// top_level
module top_level
#(parameter WIDTH = 8)
(
	input clk, rst, init, finish, ack,
	input [WIDTH-1:0]
		ori_0,
		ori_1,
		ori_2,
		ori_3,
		ori_4,
		ori_5,
		ori_6,
		ori_7,
		ori_8,
		ori_9,
		ori_10,
		ori_11,
		ori_12,
		ori_13,
		ori_14,
		ori_15,
		ori_16,
		ori_17,
		ori_18,
		ori_19,
		ori_20,
		ori_21,
		ori_22,
		ori_23,
		ori_24,
		ori_25,
		ori_26,
		ori_27,
		ori_28,
		ori_29,
		ori_30,
		ori_31,
		can_0,
		can_1,
		can_2,
		can_3,
		can_4,
		can_5,
		can_6,
		can_7,
		can_8,
		can_9,
		can_10,
		can_11,
		can_12,
		can_13,
		can_14,
		can_15,
		can_16,
		can_17,
		can_18,
		can_19,
		can_20,
		can_21,
		can_22,
		can_23,
		can_24,
		can_25,
		can_26,
		can_27,
		can_28,
		can_29,
		can_30,
		can_31,
	output done,
	output [WIDTH+4:0] out_sad
	);
	reg [WIDTH-1:0] reg_ori_0,
					reg_ori_1,
					reg_ori_2,
					reg_ori_3,
					reg_ori_4,
					reg_ori_5,
					reg_ori_6,
					reg_ori_7,
					reg_ori_8,
					reg_ori_9,
					reg_ori_10,
					reg_ori_11,
					reg_ori_12,
					reg_ori_13,
					reg_ori_14,
					reg_ori_15,
					reg_ori_16,
					reg_ori_17,
					reg_ori_18,
					reg_ori_19,
					reg_ori_20,
					reg_ori_21,
					reg_ori_22,
					reg_ori_23,
					reg_ori_24,
					reg_ori_25,
					reg_ori_26,
					reg_ori_27,
					reg_ori_28,
					reg_ori_29,
					reg_ori_30,
					reg_ori_31,
					reg_can_0,
					reg_can_1,
					reg_can_2,
					reg_can_3,
					reg_can_4,
					reg_can_5,
					reg_can_6,
					reg_can_7,
					reg_can_8,
					reg_can_9,
					reg_can_10,
					reg_can_11,
					reg_can_12,
					reg_can_13,
					reg_can_14,
					reg_can_15,
					reg_can_16,
					reg_can_17,
					reg_can_18,
					reg_can_19,
					reg_can_20,
					reg_can_21,
					reg_can_22,
					reg_can_23,
					reg_can_24,
					reg_can_25,
					reg_can_26,
					reg_can_27,
					reg_can_28,
					reg_can_29,
					reg_can_30,
					reg_can_31;
	wire rst_regs, en;
	control b_control(
		.clk(clk),
		.rst(rst),
		.init(init),
		.finish(finish),
		.ack(ack),
  ...
For scale: roughly 6100 cells after synthesis, ~51000 sq um of cells after synthesis.
export LEC_CHECK = 0
export ABC_AREA = 0
export CAP_MARGIN = 20
export CORE_MARGIN = 2
export CORE_UTILIZATION = 72
export CTS_CLUSTER_DIAMETER = 256
export CTS_CLUSTER_SIZE = 45
export PLACE_DENSITY = 0.35
export SETUP_SLACK_MARGIN = 1.24
export SLEW_MARGIN = 20
create_clock -name core_clock -period 4.32 [get_ports {clk}]
run.sh (not shown) runs the stock make flow with config.mk's settings and CLKGATE_MAP_FILE=.
The first run died in global routing (5_1_grt) on GRT-0232.
Then changed:
==> flow/config.mk (replaced) <==
export PLATFORM = sky130hd
export DESIGN_NAME = top_level
export DESIGN_NICKNAME = top_level
export VERILOG_FILES = /design/flow/design.v
export SDC_FILE = /design/flow/constraint.sdc
export NUM_CORES = 4
export LEC_CHECK = 0
export CAP_MARGIN = 20
export CORE_MARGIN = 2
export CORE_UTILIZATION = 72
export PLACE_DENSITY = 0.66
export SLEW_MARGIN = 20
==> flow/constraint.sdc (replaced) <==
create_clock -name core_clock -period 5.2 [get_ports {clk}]
set_input_delay 1.0400 -clock core_clock [delete_from_list [all_inputs] [get_ports {clk}]]
set_output_delay 1.0400 -clock core_clock [all_outputs]
set_load 0.01 [all_outputs]
What happened:
- With this change the flow reached the layout checks and failed them: negative setup slack
- synthesized cell count does not change
- synthesized area does not change
- die size is unchanged
Then changed:
--- a/flow/config.mk
+++ b/flow/config.mk
@@ -8,5 +8,4 @@
 export CAP_MARGIN = 20
 export CORE_MARGIN = 2
-export CORE_UTILIZATION = 72
-export PLACE_DENSITY = 0.66
+export CORE_UTILIZATION = 40
 export SLEW_MARGIN = 20
==> flow/constraint.sdc (replaced) <==
create_clock -name core_clock -period 5.61 [get_ports {clk}]
set_input_delay 1.1220 -clock core_clock [delete_from_list [all_inputs] [get_ports {clk}]]
set_output_delay 1.1220 -clock core_clock [all_outputs]
set_load 0.01 [all_outputs]
This time the run went through all stages and came out clean.
Worst setup slack improves by 0.35 ns.
Via count goes down by 6.9%.
Global-route usage goes down by 16 points.
Synthesized cell count does not change.
Critical path depth goes down by 2.
Routed wire length goes up by 0.40%.
Then changed:
--- a/flow/config.mk
+++ b/flow/config.mk
@@ -8,4 +8,4 @@
 export CAP_MARGIN = 20
 export CORE_MARGIN = 2
-export CORE_UTILIZATION = 40
+export CORE_UTILIZATION = 62
 export SLEW_MARGIN = 20
==> flow/constraint.sdc (replaced) <==
create_clock -name core_clock -period 3.02 [get_ports {clk}]
set_input_delay 0.6040 -clock core_clock [delete_from_list [all_inputs] [get_ports {clk}]]
set_output_delay 0.6040 -clock core_clock [all_outputs]
set_load 0.01 [all_outputs]
Now the flow never finished: it broke off in global routing (5_1_grt).
Die size falls by 35%.
Area after synthesis is unchanged.
Synthesized cell count is unchanged.
Then changed:
--- a/flow/config.mk
+++ b/flow/config.mk
@@ -8,4 +8,4 @@
 export CAP_MARGIN = 20
 export CORE_MARGIN = 2
-export CORE_UTILIZATION = 62
+export CORE_UTILIZATION = 40
 export SLEW_MARGIN = 20
==> flow/constraint.sdc (replaced) <==
create_clock -name core_clock -period 8.25 [get_ports {clk}]
set_input_delay 1.6500 -clock core_clock [delete_from_list [all_inputs] [get_ports {clk}]]
set_output_delay 1.6500 -clock core_clock [all_outputs]
set_load 0.01 [all_outputs]
Effect: Now the flow went through all stages and came out clean; synthesized area does not change; die area increases by 54%; synthesized cell count is unchanged.
Then changed:
--- a/flow/config.mk
+++ b/flow/config.mk
@@ -6,6 +6,8 @@
 export NUM_CORES = 4
 export LEC_CHECK = 0
-export CAP_MARGIN = 20
+export CAP_MARGIN = 0
 export CORE_MARGIN = 2
-export CORE_UTILIZATION = 40
+export CORE_UTILIZATION = 72
+export PLACE_DENSITY = 0.66
+export SETUP_SLACK_MARGIN = 0.64
 export SLEW_MARGIN = 20
==> flow/constraint.sdc (replaced) <==
create_clock -name core_clock -period 5.2 [get_ports {clk}]
set_input_delay 1.0400 -clock core_clock [delete_from_list [all_inputs] [get_ports {clk}]]
set_output_delay 1.0400 -clock core_clock [all_outputs]
set_load 0.01 [all_outputs]
With this change the flow finished but failed the layout checks on negative setup slack.
Routed wire length climbs by 37%.
Count of clock-buffer cells in the layout decreases by 12.
Die area drops by 44%.
Worst setup slack degrades by 3.2 ns.
Synthesized cell count does not change.
Design area goes up by about 9%.


Starting RTL as in the previous note.
==> flow/config.mk <==
export PLATFORM = sky130hd
export DESIGN_NAME = top_level
export DESIGN_NICKNAME = top_level
export VERILOG_FILES = /design/flow/design.v
export SDC_FILE = /design/flow/constraint.sdc
export NUM_CORES = 4
export LEC_CHECK = 0
export CAP_MARGIN = 20
export CELL_PAD_IN_SITES_GLOBAL_PLACEMENT = 0
export CORE_ASPECT_RATIO = 0.69
export CORE_MARGIN = 2
export CORE_UTILIZATION = 70
export CTS_CLUSTER_DIAMETER = 28
export CTS_CLUSTER_SIZE = 35
export SETUP_SLACK_MARGIN = 1.85
export SLEW_MARGIN = 5
==> flow/constraint.sdc <==
create_clock -name core_clock -period 7.09 [get_ports {clk}]
set_input_delay 1.4180 -clock core_clock [delete_from_list [all_inputs] [get_ports {clk}]]
set_output_delay 1.4180 -clock core_clock [all_outputs]
set_load 0.01 [all_outputs]
Next try:
- ABC_AREA: not set -> 1
- CORE_ASPECT_RATIO: 0.69 -> 0.88
- CTS_CLUSTER_DIAMETER: 28 -> not set
- CTS_CLUSTER_SIZE: 35 -> not set
- MAX_ROUTING_LAYER: not set -> met4
- PLACE_DENSITY: not set -> 0.62
- SETUP_SLACK_MARGIN: 1.85 -> -0.28
- clock period: 7.09 -> 4.65 ns (I/O delays scaled with it)
This time the run produced a layout that fails on setup timing; cell area rises slightly; cell count rose by a quarter to a third; non-clock buffer count goes down by 30; critical path depth goes up by 1; count of clock-buffer cells in the layout fell by 59.
Next try:
- CELL_PAD_IN_SITES_GLOBAL_PLACEMENT: 0 -> not set
- CORE_ASPECT_RATIO: 0.88 -> not set
- CORE_UTILIZATION: 70 -> 59
- MAX_ROUTING_LAYER: met4 -> not set
- PLACE_DENSITY: 0.62 -> 0.36
- SETUP_SLACK_MARGIN: -0.28 -> not set
- SLEW_MARGIN: 5 -> 20
- clock period: 4.65 -> 3.25 ns (I/O delays scaled with it)
=> The changed run ran to the end with violations: setup timing; wire length increases by roughly a tenth; critical path depth stays the same; sequential cell count is unchanged; setup slack degrades by 1.2 ns.
Next try:
- ABC_AREA: 1 -> not set
- CORE_UTILIZATION: 59 -> 72
- CTS_CLUSTER_DIAMETER: not set -> 373
- CTS_CLUSTER_SIZE: not set -> 93
- PLACE_DENSITY: 0.36 -> not set
- clock period: 3.25 -> 3.43 ns (I/O delays scaled with it)
After rerunning: With this change the flow stopped in detailed placement (DPL-0033). Area after synthesis came out lower by a little under a tenth. Die area came out lower by a quarter to a third. Synthesized cell count came out lower by a quarter to a third.


## v14
Starting RTL as in the previous note.
Settings: LEC_CHECK=0, CAP_MARGIN=15, CELL_PAD_IN_SITES_DETAIL_PLACEMENT=2, CORE_ASPECT_RATIO=1.48, CORE_MARGIN=2, CORE_UTILIZATION=33, HOLD_SLACK_MARGIN=0.08, MAX_ROUTING_LAYER=met5, PLACE_DENSITY_LB_ADDON=0.13, SLEW_MARGIN=20, TNS_END_PERCENT=100; clock period 5.01 ns.
v14 finished all stages; layout check result: FAIL, due to setup timing.
Input-level comparison between v25 and v14:
# v14
export LEC_CHECK = 0
export CAP_MARGIN = 15
export CELL_PAD_IN_SITES_DETAIL_PLACEMENT = 2
export CORE_ASPECT_RATIO = 1.48
export CORE_MARGIN = 2
export CORE_UTILIZATION = 33
export HOLD_SLACK_MARGIN = 0.08
export MAX_ROUTING_LAYER = met5
export PLACE_DENSITY_LB_ADDON = 0.13
export SLEW_MARGIN = 20
export TNS_END_PERCENT = 100
create_clock -name core_clock -period 5.01 [get_ports {clk}]
# v25
export LEC_CHECK = 0
export CAP_MARGIN = 20
export CORE_MARGIN = 2
export CORE_UTILIZATION = 58
export SETUP_SLACK_MARGIN = 1.18
export SLEW_MARGIN = 20
create_clock -name core_clock -period 4.34 [get_ports {clk}]
## What came out
Every stage of v25 finished as expected; the final checks, on the other hand, flagged setup timing, which means the layout fails.
[v25 vs v14] routed wire length: lower in v25
On number of nets still failing antenna checks after routing, v14 tracks v25 almost exactly.
Relative to v25, the following input files were edited for v9:
# v25
export LEC_CHECK = 0
export CAP_MARGIN = 20
export CORE_MARGIN = 2
export CORE_UTILIZATION = 58
export SETUP_SLACK_MARGIN = 1.18
export SLEW_MARGIN = 20
create_clock -name core_clock -period 4.34 [get_ports {clk}]
# v9
export LEC_CHECK = 0
export CAP_MARGIN = 20
export CORE_MARGIN = 2
export CORE_UTILIZATION = 40
export SLEW_MARGIN = 20
create_clock -name core_clock -period 5.8 [get_ports {clk}]
Delta (v9 minus v25): yosys-reported design area after synthesis did not really move; logic share of the area now larger; smallest setup slack after layout increased by 1290 ps relative to the old numbers; via-per-instance ratio went down. Die area | v9 > v25. v9 ended with more register-to-register setup slack than v25. No stage failed in v9, and the final checks on the layout all came back clean. On final non-filler cell area, v25 loses to v9. Worst setup slack before clock tree synthesis up 1250 ps in v9 wrt v25.
Input-level comparison between v27 and v9:
# v9
export LEC_CHECK = 0
export CAP_MARGIN = 20
export CORE_MARGIN = 2
export CORE_UTILIZATION = 40
export SLEW_MARGIN = 20
create_clock -name core_clock -period 5.8 [get_ports {clk}]
# v27
export LEC_CHECK = 0
export ABC_AREA = 1
export CAP_MARGIN = 20
export CORE_MARGIN = 2
export CORE_UTILIZATION = 72
export CTS_CLUSTER_DIAMETER = 373
export CTS_CLUSTER_SIZE = 93
export SLEW_MARGIN = 20
create_clock -name core_clock -period 2.69 [get_ports {clk}]
--- outcome ---
- No final results exist for v27, since it was stopped by error DPL-0033 during 4_1_cts.
- When v27 is set beside v9, its placeable core region turns out to be 40% smaller.
- The die of v27 is smaller than the one used in v9.
- Simple-gate share of the synthesized area for v27: 4.8 points up relative to v9
- When v27 is measured against v9, its number of distinct library cells after synthesis turns out 49% lower.
- Taking v9 as the reference, in v27 yosys stat chip area now sits higher, cell count after placement now sits higher, post-synthesis adder-cell area fraction now sits lower, synthesized area now sits higher, die boundary height now sits lower.


Setup of ember:
Starting RTL as in the previous note.
clock: 7.09 ns
lec_check: 0
cap_margin: 20
cell_pad_in_sites_global_placement: 0
core_aspect_ratio: 0.69
core_margin: 2
core_utilization: 66
cts_cluster_size: 35
max_routing_layer: met4
setup_slack_margin: 2.04
slew_margin: 5
ember: no failed stages, no open violations at the end
Setup changes, ember to amber
# ember
export LEC_CHECK = 0
export CAP_MARGIN = 20
export CELL_PAD_IN_SITES_GLOBAL_PLACEMENT = 0
export CORE_ASPECT_RATIO = 0.69
export CORE_MARGIN = 2
export CORE_UTILIZATION = 66
export CTS_CLUSTER_SIZE = 35
export MAX_ROUTING_LAYER = met4
export SETUP_SLACK_MARGIN = 2.04
export SLEW_MARGIN = 5
create_clock -name core_clock -period 7.09 [get_ports {clk}]
# amber
export LEC_CHECK = 0
export CAP_MARGIN = 20
export CORE_ASPECT_RATIO = 1.06
export CORE_MARGIN = 2
export CORE_UTILIZATION = 33
export SLEW_MARGIN = 20
create_clock -name core_clock -period 5.58 [get_ports {clk}]
- The flow did not stop early for amber: all stages ran, and the layout cleared the timing, design-rule and antenna checks.
- As far as area growth from synthesis to layout is concerned, ember and amber perform about the same.
- In the flow results for amber and ember, the setup slack is smaller on amber.
- Status: share of the final layout cell area in sequential cells parity (ember, amber)
- A origin of the worst setup path of b_SAD_4x8.reg_sum_1[1] is what amber shows, while b_SAD_4x8.reg_sum_0[0] belongs to ember.
- There was hardly any difference in combined flip-flop and latch cell area between amber and ember.
- Compared with ember, in amber number of buffers and inverters on the critical path rose by 3, count of plain and timing-repair buffers in the layout fell by 36.
Setup changes, amber to willow
# amber
export LEC_CHECK = 0
export CAP_MARGIN = 20
export CORE_ASPECT_RATIO = 1.06
export CORE_MARGIN = 2
export CORE_UTILIZATION = 33
export SLEW_MARGIN = 20
create_clock -name core_clock -period 5.58 [get_ports {clk}]
# willow
export LEC_CHECK = 0
export CAP_MARGIN = 5
export CORE_MARGIN = 2
export CORE_UTILIZATION = 72
export PLACE_DENSITY = 0.64
export SETUP_SLACK_MARGIN = 1.47
export SLEW_MARGIN = 20
create_clock -name core_clock -period 5.27 [get_ports {clk}]
==> results <==
willow had finished all stages when the layout checks came back failing, citing setup timing.
Number of ordinary and repair buffers in the finished layout for willow: 189 up relative to amber
Against amber, willow comes in 0.083 sq mm lower on core outline area.
Of amber and willow, willow shows the lower number of clock buffer instances in the layout, with amber above it.
Critical path startpoint: b_SAD_4x8.reg_sum_1[1] -> amber, b_SAD_4x8.reg_sum_0[1] -> willow
In the reports for amber and willow, the smaller worst setup slack belongs to willow.
